==> build 79: inputs <==
==> flow/design.v <==
`timescale 1ns / 1ps
module ALU_microprocessor (
  input      [ 5:0]   alu_ctrl  ,
  input      [31:0]   in_1      ,
  input      [31:0]   in_2      ,
  input               alu_clk   ,
  output reg [31:0]   alu_rslt  ,
  output     [ 4:0]   alu_checks             
);
reg             N;                           
reg             Z;                           
reg             C;                           
reg             V;                           
reg             P;                           
always @(posedge alu_clk) begin
  case(alu_ctrl)
    5'd0 :  begin   
      {C,alu_rslt} = in_1 + in_2;            
      Z            = (alu_rslt==32'b0);
      N            = alu_rslt[31];
      V            = in_1[31]&&(in_2[31])&&(!alu_rslt[31]) || (!in_1[31])&&(!in_2[31])&&alu_rslt[31];
      P            = ^alu_rslt;
    end
    5'd1 :  begin   
      {C,alu_rslt} = in_1 + (-in_2);         
      C            = !C;
      Z            = (alu_rslt==32'b0);
      N            = alu_rslt[31];
      V            = in_1[31]&&(!in_2[31])&&(!alu_rslt[31]) || (!in_1[31])&&(in_2[31])&&alu_rslt[31];
      P            = ^alu_rslt;
    end
    5'd2 :  begin
      alu_rslt = in_1;                       
      Z        = (alu_rslt==32'b0);
      N        = alu_rslt[31];
      V        = 0;    
      C        = 0;
      P        = ^alu_rslt;
    end
     5'd3 :  begin
      alu_rslt = in_2;                       
      Z        = (alu_rslt==32'b0);
      N        = alu_rslt[31];
      V        = 0;    
      C        = 0;
      P        = ^alu_rslt;
    end
     5'd4 :  begin
      {C,alu_rslt} = in_1 + 1;               
      Z        = (alu_rslt==32'b0);
      N        = alu_rslt[31];
      V        = 0;
      P        = ^alu_rslt;    
    end
    5'd5 :  begin
      {C,alu_rslt} = in_2 + 1;               
      Z        = (alu_rslt==32'b0);
      N        = alu_rslt[31];
      V        = 0;   
      P        = ^alu_rslt; 
    end
    5'd6 :  begin
      alu_rslt = in_1 - 1;                   
      Z        = (alu_rslt==32'b0);
      N        = alu_rslt[31];
      V        = 0;    
      C        = alu_rslt[31];
      P        = ^alu_rslt;
    end
    5'd7 :  begin
      alu_rslt = in_2 - 1;                   
      Z        = (alu_rslt==32'b0);
      N        = alu_rslt[31];
      V        = 0;    
      C        = alu_rslt[31];
      P        = ^alu_rslt;
    end
    5'd8 :  begin   
      alu_rslt = in_1 & in_2;                
      Z        = (alu_rslt==32'b0);
      N        = alu_rslt[31];
      C        = 0;                          
      V        = 0;                          
      P        = ^alu_rslt;
    end
    5'd9 :  begin  
      alu_rslt = in_1 | in_2;                
      Z        = (alu_rslt==32'b0);
      N        = alu_rslt[31];
      V        = 0;                          
      C        = 0;                          
      P        = ^alu_rslt;
    end
    5'd10:  begin  
      alu_rslt = ~(in_1 & in_2);             
      Z        = (alu_rslt==32'b0);
      N        = alu_rslt[31];
      V        = 0;                          
      C        = 0;                          
      P        = ^alu_rslt;
    end
    5'd11:  begin  
      alu_rslt = ~(in_1 | in_2);             
      Z        = (alu_rslt==32'b0);
      N        = alu_rslt[31];
      V        = 0;                          
      C        = 0;                          
      P        = ^alu_rslt;
    end
    5'd12:  begin  
      alu_rslt = ~(in_1 ^ in_2);             
      Z        = (alu_rslt==32'b0);
      N        = alu_rslt[31];
      V        = 0;                          
      C        = 0;                          
      P        = ^alu_rslt;
    end
    5'd13:  begin  
      alu_rslt = in_1 ^ in_2;                
      Z        = (alu_rslt==32'b0);
      N        = alu_rslt[31];
      V        = 0;                          
      C        = 0;                          
      P        = ^alu_rslt;
    end
    5'd14:  begin  
      alu_rslt = ~in_1;                      
      Z        = (alu_rslt==32'b0);
      N        = alu_rslt[31];
      V        = 0;                          
      C        = 0;                          
      P        = ^alu_rslt;
    end
    5'd15:  begin  
      alu_rslt = ~in_2;                      
      Z        = (alu_rslt==32'b0);
      N        = alu_rslt[31];
      V        = 0;                          
      C        = 0;                          
      P        = ^alu_rslt;
    end
    5'd16:  begin
      alu_rslt = in_1 << 1;                  
      Z        = (alu_rslt==32'b0);
      N        = alu_rslt[31];
      V        = 0;                          
      C        = alu_rslt[31];
      P        = ^alu_rslt;
    end
    5'd17:  begin
      alu_rslt = in_2 << 1;                  
      Z        = (alu_rslt==32'b0);
      N        = alu_rslt[31];
      V        = 0;                          
      C        = alu_rslt[31];
      P        = ^alu_rslt;
    end
    5'd18:  begin
      alu_rslt = in_1 >> 1;                  
      Z        = (alu_rslt==32'b0);
      N        = alu_rslt[31];
      V        = 0;                          
      C        = alu_rslt[0];
      P        = ^alu_rslt;
    end
    5'd19:  begin
      alu_rslt = in_1 >> 1;                  
      Z        = (alu_rslt==32'b0);
      N        = alu_rslt[31];
      V        = 0;                          
      C        = alu_rslt[0];
      P        = ^alu_rslt;
    end
    5'd20:  begin
      alu_rslt = {in_1[30:0], in_1[31]};     
      Z        = (alu_rslt==32'b0);
      N        = 0;                          
      V        = 0;                          
      C        = 0;                          
      P        = ^alu_rslt;
    end
    5'd21:  begin
      alu_rslt = {in_2[30:0], in_2[31]};     
      Z        = (alu_rslt==32'b0);
      N        = 0;                          
      V        = 0;                          
      C        = 0;                          
      P        = ^alu_rslt;
    end
    5'd22:  begin
      alu_rslt = {in_1[0], in_1[31:1]};      
      Z        = (alu_rslt==32'b0);
      N        = 0;                          
      V        = 0;                          
      C        = 0;                          
      P        = ^alu_rslt;
    end
    5'd23:  begin
      alu_rslt = {in_2[0], in_2[31:1]};      
      Z        = (alu_rslt==32'b0);
      N        = 0;                          
      V        = 0;                          
      C        = 0;                          
      P        = ^alu_rslt;
    end
    default:  begin                          
      alu_rslt = 0; 
      {P,N,Z,C,V}= 5'b00100;                    
    end
  endcase  
end  
assign alu_checks = {P,V,Z,C,N};               
endmodule  
==> flow/run.sh <==
#!/bin/bash
# the make line also repeats each setting of config.mk as NAME=value (left out here)
make -C /OpenROAD-flow-scripts/flow DESIGN_CONFIG=/design/flow/config.mk WORK_HOME=/design/flow/orfs CLKGATE_MAP_FILE= finish
==> flow/config.mk <==
export PLATFORM = sky130hd
export DESIGN_NAME = ALU_microprocessor
export DESIGN_NICKNAME = ALU_microprocessor
export VERILOG_FILES = /design/flow/design.v
export SDC_FILE = /design/flow/constraint.sdc
export NUM_CORES = 4
export LEC_CHECK = 0
export CAP_MARGIN = 20
export CORE_MARGIN = 2
export CORE_UTILIZATION = 40
export SLEW_MARGIN = 20
==> flow/constraint.sdc <==
create_clock -name core_clock -period 7.0 [get_ports {alu_clk}]
set_input_delay 1.4000 -clock core_clock [delete_from_list [all_inputs] [get_ports {alu_clk}]]
set_output_delay 1.4000 -clock core_clock [all_outputs]
set_load 0.01 [all_outputs]
==> build 28 (differences from build 79) <==
- CAP_MARGIN: 20 -> 5
- CORE_UTILIZATION: 40 -> 72
- CTS_CLUSTER_DIAMETER: unset -> 99
- CTS_CLUSTER_SIZE: unset -> 57
- PLACE_DENSITY: unset -> 0.65
==> flow/constraint.sdc (replaced) <==
create_clock -name core_clock -period 3.59 [get_ports {alu_clk}]
set_input_delay 0.7180 -clock core_clock [delete_from_list [all_inputs] [get_ports {alu_clk}]]
set_output_delay 0.7180 -clock core_clock [all_outputs]
set_load 0.01 [all_outputs]
==> build 61 (differences from build 79) <==
- CAP_MARGIN: 20 -> 15
- CELL_PAD_IN_SITES_DETAIL_PLACEMENT: unset -> 1
- CELL_PAD_IN_SITES_GLOBAL_PLACEMENT: unset -> 3
- CORE_ASPECT_RATIO: unset -> 1.73
- CORE_MARGIN: 2 -> 3
- CORE_UTILIZATION: 40 -> 54
- CTS_CLUSTER_DIAMETER: unset -> 55
- CTS_CLUSTER_SIZE: unset -> 59
- GPL_ROUTABILITY_DRIVEN: unset -> 0
- GPL_TIMING_DRIVEN: unset -> 0
- HOLD_SLACK_MARGIN: unset -> -0.08
- MAX_ROUTING_LAYER: unset -> met5
- PLACE_DENSITY_LB_ADDON: unset -> 0.05
- SLEW_MARGIN: 20 -> 35
==> build 71 (differences from build 79) <==
==> flow/constraint.sdc (replaced) <==
create_clock -name core_clock -period 5.65 [get_ports {alu_clk}]
set_input_delay 1.1300 -clock core_clock [delete_from_list [all_inputs] [get_ports {alu_clk}]]
set_output_delay 1.1300 -clock core_clock [all_outputs]
set_load 0.01 [all_outputs]
==> notes <==
Against build 71, the die area of build 61 is smaller by about 24%.
Of build 71 and build 79, build 71 has the higher via count (gap about 6%, measured against build 79).
Flip-flop count is the same in build 79 and build 71.
Build 71 passed the timing, DRC and antenna checks. Build 61 died in global placement without I/O (3_1_place_gp_skip_io), error FLW-0024. Build 28 failed in detailed placement (3_5_place_dp) with DPL-0038. Build 79 went through all stages and came out clean.
Against build 79, the routed wire length of build 71 is larger by about 3.2%.
Synthesized area is the same in build 71 and build 61.
Against build 71, the final cell count of build 79 is lower by about 9%.
Between build 71 and build 79, the lower utilization is in build 79 (gap 5.7 points).
Between build 79 and build 71, the lower setup slack is in build 71 (gap 120 ps).
Against build 79, the final area of build 71 is higher by 12%.
In build 71 the clock-buffer cell count is lower than in build 79, by 1.
